== run A ==
==> flow/design.v <==
module CRC(
input           clk,         
input           rst_n,       
input  [23:0]   Din,         
input           valid,       
input  [15:0]   size,        
output [14:0]   checksum,    
output          done         
);
reg [5:0] shift_count;       
reg [5:0] limit;             
wire [1:0] extra;            
wire [4:0] offset;           
wire finish;                 
reg [15:0] crc;                                    
localparam [15:0] polynomial = 16'b1100010110011001;      
reg CS, NS;
parameter IDLE = 1'b0, FIND = 1'b1;
always @(posedge clk or negedge rst_n)
begin
 if(~rst_n)
  CS <= IDLE;
 else CS <= NS;
end
always @(posedge clk)
begin
 case(CS)
  IDLE:
  begin
   crc <= (valid) ? (Din >> offset) : 16'hffff;             
   shift_count <= 0;
  end
  FIND:
  begin
  if(crc[15] == 1'b0)                                              
  begin                                                            
   if(shift_count < offset)                                        
    crc <= {crc[14:0],Din[offset - (shift_count + 6'd1)]};            
   else crc <= crc << 1;
   shift_count <= shift_count + 6'd1;
  end
  else crc <= crc ^ polynomial;                                    
  end
 endcase
end
always @(*)
begin
 limit = 6'd15 + offset;
 case(CS)
  IDLE:
  begin
   if(valid)
    NS = FIND;
   else NS = IDLE;
  end
  FIND:
  begin
   if(finish)
    NS = IDLE;
   else NS = FIND;
  end
  default: NS = IDLE;
 endcase
end
assign extra = size[2:0] - 3'd2;
assign offset = {extra, 3'b000};
assign finish = ((shift_count == limit) && (crc[15] == 1'b0)) ? 1'b1 : 1'b0;
assign done = (CS == FIND) && finish;
assign checksum = crc[14:0];
endmodule
make LEC_CHECK=0 CAP_MARGIN=20 CORE_MARGIN=7 CORE_UTILIZATION=42 CTS_CLUSTER_SIZE=46 GPL_ROUTABILITY_DRIVEN=0 MAX_ROUTING_LAYER=met4 PLACE_DENSITY_LB_ADDON=0.1 SLEW_MARGIN=25 finish   # period 5.5 ns
run.sh (not shown) runs the stock make flow with config.mk's settings and CLKGATE_MAP_FILE=.
Looking at the reports, run A completed the entire flow and the layout it produced met the timing, DRC and antenna checks.
#### Input delta (run B over run A)
Settings: removing MAX_ROUTING_LAYER (formerly met4); removing PLACE_DENSITY_LB_ADDON (formerly 0.1); changing SLEW_MARGIN from 25 to 20; removing GPL_ROUTABILITY_DRIVEN (formerly 0); removing CTS_CLUSTER_SIZE (formerly 46); changing CORE_MARGIN from 7 to 2; changing CORE_UTILIZATION from 42 to 40.
==> results <==
- Of run A and run B, the higher floorplan-stage core utilization belongs to run A.
- Taking run A as 1.0, run B lands at 1.6 on detailed router's first-iteration violation count.
- Run A and run B ended up with nearly the same internal power.
- Any difference in fraction of area in clock buffers and inverters between run A and run B is small enough to ignore.
- Run B: global-route wire length before repair 300 µm below run A
- Total number of nets in the final design: run B higher than run A
- On combinational power, the higher figure sits with run B, not run A.
- Between run A and run B, buffering overhead increased.
- Run B has more setup slack than run A.
- Run B -> run A: total power draw flat
#### Input delta (run C over run B)
Settings: putting GPL_ROUTABILITY_DRIVEN at 0 where nothing was set; putting CTS_CLUSTER_DIAMETER at 239 where nothing was set; swapping 20 for 10 in CAP_MARGIN; swapping 2 for 7 in CORE_MARGIN; putting PLACE_DENSITY at 0.39 where nothing was set; putting CELL_PAD_IN_SITES_GLOBAL_PLACEMENT at 0 where nothing was set; putting GPL_TIMING_DRIVEN at 1 where nothing was set; putting HOLD_SLACK_MARGIN at 0.1 where nothing was set; putting MAX_ROUTING_LAYER at met4 where nothing was set; swapping 20 for 0 in SLEW_MARGIN; putting CTS_CLUSTER_SIZE at 47 where nothing was set.
## What came out
- The lower all-layer global routing usage of run C and run B is in run C.
- There was hardly any difference in combinational fraction of design power between run C and run B.
- Run B leaves less setup margin than run C.
- Per the comparison of run C with run B, minimum clock period lost 0.054 ns, wire length of the first global-routing pass went down by about 2.2%, number of setup violations in the final report about even, clock share of power roughly the same.
- Compared with run B, in run C switching power summed over all nets closely matched the old numbers, routed wire length now sits higher, number of global-route vias before repair decreased by 27 relative to the old numbers.
[inputs] run D vs run C
Settings: CTS_CLUSTER_DIAMETER removed (was 239); CTS_CLUSTER_SIZE changed from 47 to 91; MAX_ROUTING_LAYER removed (was met4); PLACE_DENSITY removed (was 0.39); CORE_UTILIZATION changed from 40 to 18; MIN_ROUTING_LAYER newly set to met1; ABC_AREA newly set to 0; CORE_MARGIN changed from 7 to 5; CELL_PAD_IN_SITES_GLOBAL_PLACEMENT removed (was 0); PLACE_DENSITY_LB_ADDON newly set to 0.16; SLEW_MARGIN changed from 0 to 5; GPL_TIMING_DRIVEN changed from 1 to 0; HOLD_SLACK_MARGIN removed (was 0.1); the clock period (ns, I/O delays scaled along) changed from 5.5 to 7.77.
### Flow results
The final layout from run D, which completed every stage, passed the timing, DRC and antenna checks at the end of the flow.
On met3 usage in global routing: run D sits below run C.
Measured against each other, run D and run C differ in routed wire length, the lower figure coming from run C.
On total number of H-tree levels, run D and run C are basically level.
Compared with run C, run D shows a lower core utilization at floorplan.
As of run D, design area had risen by more than 10% compared to run C.
Via count (lower): run C
Min areal power density over the cells across run D and run C: run D
Worst hold slack after final layout (higher): run D


== try-delta ==
Starts from the design.v that is shown in full above.
Settings: LEC_CHECK=0, ABC_AREA=1, CAP_MARGIN=20, CORE_MARGIN=2, CORE_UTILIZATION=72, CTS_CLUSTER_DIAMETER=295, CTS_CLUSTER_SIZE=46, PLACE_DENSITY_LB_ADDON=0.1, SETUP_SLACK_MARGIN=0.54, SLEW_MARGIN=20; clock period 1.86 ns.
try-delta never completed; the flow aborted with a tool error in 3_3_place_gp.
--- input diff try-delta..try-lagoon ---
==> flow/config.mk <==
export PLATFORM = sky130hd
export DESIGN_NAME = CRC
export DESIGN_NICKNAME = CRC
export VERILOG_FILES = /design/flow/design.v
export SDC_FILE = /design/flow/constraint.sdc
export NUM_CORES = 4
export LEC_CHECK = 0
export CAP_MARGIN = 20
export CORE_MARGIN = 2
export CORE_UTILIZATION = 40
export SLEW_MARGIN = 20
==> flow/constraint.sdc <==
create_clock -name core_clock -period 4.47 [get_ports {clk}]
set_input_delay 0.8940 -clock core_clock [delete_from_list [all_inputs] [get_ports {clk}]]
set_output_delay 0.8940 -clock core_clock [all_outputs]
set_load 0.01 [all_outputs]
--- outcome ---
In summary, try-lagoon completed successfully, with a layout that passed the timing, DRC and antenna checks.
Per the comparison of try-lagoon with try-delta, number of distinct standard cells referenced by the synthesized netlist up 9, initial standard-cell utilization of the core went down, total number of placement rows +6, compound-gate portion of the synthesized area shrank by 3.8 points.
For try-sierra, these inputs were changed with respect to try-lagoon:
-- flow/config.mk --
<<< try-lagoon, line 6
export NUM_CORES = 4
export LEC_CHECK = 0
export CAP_MARGIN = 20
export CORE_MARGIN = 2
export CORE_UTILIZATION = 40
export SLEW_MARGIN = 20
>>> try-sierra, line 6
export NUM_CORES = 4
export LEC_CHECK = 0
export ABC_AREA = 1
export CAP_MARGIN = 20
export CORE_MARGIN = 2
export CORE_UTILIZATION = 72
export CTS_CLUSTER_DIAMETER = 383
export CTS_CLUSTER_SIZE = 98
export SLEW_MARGIN = 20
==> flow/constraint.sdc <==
create_clock -name core_clock -period 2.07 [get_ports {clk}]
set_input_delay 0.4140 -clock core_clock [delete_from_list [all_inputs] [get_ports {clk}]]
set_output_delay 0.4140 -clock core_clock [all_outputs]
set_load 0.01 [all_outputs]
Results
try-lagoon was carried through to the last stage, and its layout satisfied the timing, DRC and antenna checks.
Status(try-sierra) = ERROR, stage = 5_1_grt
try-sierra vs try-lagoon: instance area after placement up in try-sierra
| number of instances resized during post-cts repair | try-sierra vs try-lagoon | 15 higher |
Measured against each other, try-lagoon and try-sierra differ in synthesized cell count, the higher figure coming from try-sierra.
Post-CTS setup repair buffer count is lower on try-lagoon
Changes observed in try-sierra relative to try-lagoon: post-synthesis cell area now larger, die area saw a decrease.
Here is what was changed in the inputs of try-amber compared with try-sierra.
==> flow/config.mk <==
export PLATFORM = sky130hd
export DESIGN_NAME = CRC
export DESIGN_NICKNAME = CRC
export VERILOG_FILES = /design/flow/design.v
export SDC_FILE = /design/flow/constraint.sdc
export NUM_CORES = 4
export LEC_CHECK = 0
export CAP_MARGIN = 20
export CORE_MARGIN = 2
export CORE_UTILIZATION = 40
export CTS_CLUSTER_SIZE = 46
export PLACE_DENSITY_LB_ADDON = 0.1
export SLEW_MARGIN = 20
==> flow/constraint.sdc <==
create_clock -name core_clock -period 5.5 [get_ports {clk}]
set_input_delay 1.1000 -clock core_clock [delete_from_list [all_inputs] [get_ports {clk}]]
set_output_delay 1.1000 -clock core_clock [all_outputs]
set_load 0.01 [all_outputs]
Notes after the runs:
The sole clean run among try-sierra and try-amber is try-amber.
Synthesized cell count (higher): try-sierra
For area fraction in full adders, half adders and majority gates, try-sierra and try-amber come out practically identical.
try-amber vs try-sierra, mux cell area share after synthesis went up by 17 points.
Pre-CTS worst setup slack delta for try-amber relative to try-sierra: 1860 ps higher
Against try-sierra, try-amber reports a netlist area before placement that is lower.
The chip area estimate from yosys synthesis reported for try-amber is smaller than that of try-sierra by 66 um^2.
try-amber: instance count after placement with tap cells included 76 below try-sierra
try-amber ended up with a lower post-synthesis share of cell area spent on and, or, nand and nor gates than try-sierra did.
Between try-sierra and try-amber, x dimension of the die is higher for try-amber, try-sierra comes in under that.


Setup of lane 1:
RTL: the design.v shown in full above, as it stands there.
clock: 5.5 ns
lec_check: 0
cap_margin: 20
core_aspect_ratio: 0.5
core_margin: 8
core_utilization: 65
cts_cluster_diameter: 270
cts_cluster_size: 99
gpl_routability_driven: 0
slew_margin: 20
tns_end_percent: 15
Here is what was changed in the inputs of lane 2 compared with lane 1.
- CAP_MARGIN now 10, was 20
- PLACE_DENSITY_LB_ADDON now 0.27, previously not set
- MIN_ROUTING_LAYER now met2, previously not set
- CTS_CLUSTER_DIAMETER now 239, was 270
- CORE_ASPECT_RATIO now 1.82, was 0.5
- CELL_PAD_IN_SITES_GLOBAL_PLACEMENT now 0, previously not set
- GPL_TIMING_DRIVEN now 1, previously not set
- CTS_CLUSTER_SIZE now 47, was 99
- MAX_ROUTING_LAYER now met4, previously not set
- CORE_UTILIZATION now 40, was 65
- CORE_MARGIN now 7, was 8
- TNS_END_PERCENT no longer set, was 15
Met1 usage: lower on lane 2
Lane 2: final critical-path setup slack 0.043 ns below lane 1
The sequential power of lane 2 falls short of that of lane 1 by about 2%.
Post-route standard cell area excluding fillers: higher on lane 2
Shortest clock period the worst path allows after layout deteriorates in lane 2 relative to lane 1.
Any difference in final total power between lane 2 and lane 1 is small enough to ignore.
Lane 1 and lane 2 ended up with roughly the same proportion of cell area spent on the clock network.
What lane 3 does differently from lane 2 at the input level:
- swapping 10 for 20 in CAP_MARGIN
- clearing GPL_ROUTABILITY_DRIVEN, which used to be 0
- clearing CORE_ASPECT_RATIO, which used to be 1.82
- clearing MIN_ROUTING_LAYER, which used to be met2
- clearing GPL_TIMING_DRIVEN, which used to be 1
- clearing CTS_CLUSTER_DIAMETER, which used to be 239
- swapping 47 for 46 in CTS_CLUSTER_SIZE
- clearing CELL_PAD_IN_SITES_GLOBAL_PLACEMENT, which used to be 0
- swapping 0.27 for 0.1 in PLACE_DENSITY_LB_ADDON
## What came out
Lane 3 | stages: all done | timing, DRC, antenna: all pass. Between lane 2 and lane 3, the flow reports total power density per cell area decreasing slightly. Part of the power in combinational logic was lower in lane 3 than in lane 2. As far as fraction of synthesized area in multiplexers goes, lane 2 and lane 3 are indistinguishable; the numbers are identical. Lane 3 vs lane 2 — sequential power rose about 2%. Cmp lane 3 vs lane 2: final layout net count lower in lane 3. | power in the clock group | lane 3 vs lane 2 | about 8% lower |. Summary: with lane 2 as the reference, total power in lane 3 moved down slightly. In the metrics for lane 2 and lane 3, the one carrying the lower detailed-route wire length is lane 3.
diff inputs: lane 3 => lane 4
- ABC_AREA now 1, previously not set
- PLACE_DENSITY_LB_ADDON now 0.28, was 0.1
- CTS_CLUSTER_SIZE no longer set, was 46
- CORE_UTILIZATION now 72, was 40
- MAX_ROUTING_LAYER no longer set, was met4
- CORE_MARGIN now 2, was 7
- the clock period (ns, I/O delays scaled along) now 2.82, was 5.5
[summary]
- Of lane 3 and lane 4, just one finished clean: lane 3.
- Lower unique cell type count in the Yosys netlist was reported by lane 4, not lane 3.
- For the aoi/oai-family share of the synthesized area, lane 4 came in 3.8 points higher than lane 3 did.
- In lane 4, the synthesis area per yosys came out 3.7% above the value in lane 3.
- Diff lane 3..lane 4 | flip-flop and latch count after synthesis | unchanged
- Going from lane 3 to lane 4, post-synthesis area per instance shrank by about 27%, floorplan net count grew by 81, total die size shrank by 54%.


Starts from the design.v that is shown in full above.
make LEC_CHECK=0 ABC_AREA=1 CAP_MARGIN=20 CORE_MARGIN=2 CORE_UTILIZATION=71 CTS_CLUSTER_DIAMETER=49 CTS_CLUSTER_SIZE=38 GPL_TIMING_DRIVEN=1 MAX_ROUTING_LAYER=met4 MIN_ROUTING_LAYER=met1 PLACE_DENSITY_LB_ADDON=0.26 SLEW_MARGIN=40 TNS_END_PERCENT=95 finish   # period 2.49 ns
The baseline aborted during 3_3_place_gp.
Rerun with:
==> flow/config.mk (replaced) <==
export PLATFORM = sky130hd
export DESIGN_NAME = CRC
export DESIGN_NICKNAME = CRC
export VERILOG_FILES = /design/flow/design.v
export SDC_FILE = /design/flow/constraint.sdc
export NUM_CORES = 4
export LEC_CHECK = 0
export CAP_MARGIN = 20
export CORE_MARGIN = 2
export CORE_UTILIZATION = 35
export CTS_CLUSTER_DIAMETER = 383
export CTS_CLUSTER_SIZE = 98
export GPL_ROUTABILITY_DRIVEN = 0
export HOLD_SLACK_MARGIN = -0.08
export SLEW_MARGIN = 20
export TNS_END_PERCENT = 10
==> flow/constraint.sdc (replaced) <==
create_clock -name core_clock -period 5.5 [get_ports {clk}]
set_input_delay 1.1000 -clock core_clock [delete_from_list [all_inputs] [get_ports {clk}]]
set_output_delay 1.1000 -clock core_clock [all_outputs]
set_load 0.01 [all_outputs]
With this change the flow completed without violations; area after synthesis went down by 3.5%; die area went up by 88%; synthesized cell count went down by 30%.
Rerun with:
==> flow/config.mk (replaced) <==
export PLATFORM = sky130hd
export DESIGN_NAME = CRC
export DESIGN_NICKNAME = CRC
export VERILOG_FILES = /design/flow/design.v
export SDC_FILE = /design/flow/constraint.sdc
export NUM_CORES = 4
export LEC_CHECK = 0
export CAP_MARGIN = 20
export CORE_MARGIN = 2
export CORE_UTILIZATION = 44
export GPL_ROUTABILITY_DRIVEN = 1
export PLACE_DENSITY_LB_ADDON = 0.2
export SLEW_MARGIN = 20
export TNS_END_PERCENT = 70
==> flow/constraint.sdc (replaced) <==
create_clock -name core_clock -period 6.44 [get_ports {clk}]
set_input_delay 1.2880 -clock core_clock [delete_from_list [all_inputs] [get_ports {clk}]]
set_output_delay 1.2880 -clock core_clock [all_outputs]
set_load 0.01 [all_outputs]
=>
- total power falls by 14%
- flip-flop count does not change
- synthesized cell count does not change
- clock skew rises by 0.0065 ns
- worst hold slack improved by 0.012 ns
- worst setup slack improved by 0.49 ns
- synthesized area is unchanged
Rerun with:
==> flow/config.mk (replaced) <==
export PLATFORM = sky130hd
export DESIGN_NAME = CRC
export DESIGN_NICKNAME = CRC
export VERILOG_FILES = /design/flow/design.v
export SDC_FILE = /design/flow/constraint.sdc
export NUM_CORES = 4
export LEC_CHECK = 0
export ABC_AREA = 1
export CAP_MARGIN = 5
export CORE_MARGIN = 2
export CORE_UTILIZATION = 70
export CTS_CLUSTER_DIAMETER = 29
export CTS_CLUSTER_SIZE = 40
export HOLD_SLACK_MARGIN = -0.09
export PLACE_DENSITY_LB_ADDON = 0.27
export SETUP_SLACK_MARGIN = 0.46
export SLEW_MARGIN = 20
==> flow/constraint.sdc (replaced) <==
create_clock -name core_clock -period 2.49 [get_ports {clk}]
set_input_delay 0.4980 -clock core_clock [delete_from_list [all_inputs] [get_ports {clk}]]
set_output_delay 0.4980 -clock core_clock [all_outputs]
set_load 0.01 [all_outputs]
Outcome:
- The changed run died in 3_3_place_gp, error FLW-0024
- synthesized cell count rises by 42%
- die area falls by 33%
- area after synthesis rises by 3.7%
Rerun with:
==> flow/config.mk (replaced) <==
export PLATFORM = sky130hd
export DESIGN_NAME = CRC
export DESIGN_NICKNAME = CRC
export VERILOG_FILES = /design/flow/design.v
export SDC_FILE = /design/flow/constraint.sdc
export NUM_CORES = 4
export LEC_CHECK = 0
export CAP_MARGIN = 20
export CORE_ASPECT_RATIO = 0.5
export CORE_MARGIN = 2
export CORE_UTILIZATION = 35
export CTS_CLUSTER_DIAMETER = 383
export CTS_CLUSTER_SIZE = 98
export GPL_ROUTABILITY_DRIVEN = 0
export HOLD_SLACK_MARGIN = -0.08
export SETUP_SLACK_MARGIN = -0.48
export SLEW_MARGIN = 20
export TNS_END_PERCENT = 10
==> flow/constraint.sdc (replaced) <==
create_clock -name core_clock -period 5.5 [get_ports {clk}]
set_input_delay 1.1000 -clock core_clock [delete_from_list [all_inputs] [get_ports {clk}]]
set_output_delay 1.1000 -clock core_clock [all_outputs]
set_load 0.01 [all_outputs]
After rerunning: The changed run went through all stages and came out clean; synthesized cell count falls by 30%; die area rises by 86%; synthesized area falls by 3.5%.
Rerun with:
==> flow/config.mk (replaced) <==
export PLATFORM = sky130hd
export DESIGN_NAME = CRC
export DESIGN_NICKNAME = CRC
export VERILOG_FILES = /design/flow/design.v
export SDC_FILE = /design/flow/constraint.sdc
export NUM_CORES = 4
export LEC_CHECK = 0
export ABC_AREA = 1
export CAP_MARGIN = 20
export CELL_PAD_IN_SITES_GLOBAL_PLACEMENT = 2
export CORE_MARGIN = 7
export CORE_UTILIZATION = 42
export CTS_CLUSTER_SIZE = 46
export GPL_ROUTABILITY_DRIVEN = 0
export MAX_ROUTING_LAYER = met4
export PLACE_DENSITY_LB_ADDON = 0.1
export SETUP_SLACK_MARGIN = 0.96
export SLEW_MARGIN = 25
Result:
- maximum frequency went up by about 3%
- total power went up by 14%
- final cell count went up by 22%
- critical path depth went up by 1
- sequential power went up by about 3%
- clock skew barely changes
- global-route usage went up by 0.35 points
- via count went up by 23%
- register-to-register slack is better by 0.15 ns
- wire length went up by about 10%
- final area went up by 1.7%
Power and IR drop assume default switching activity.
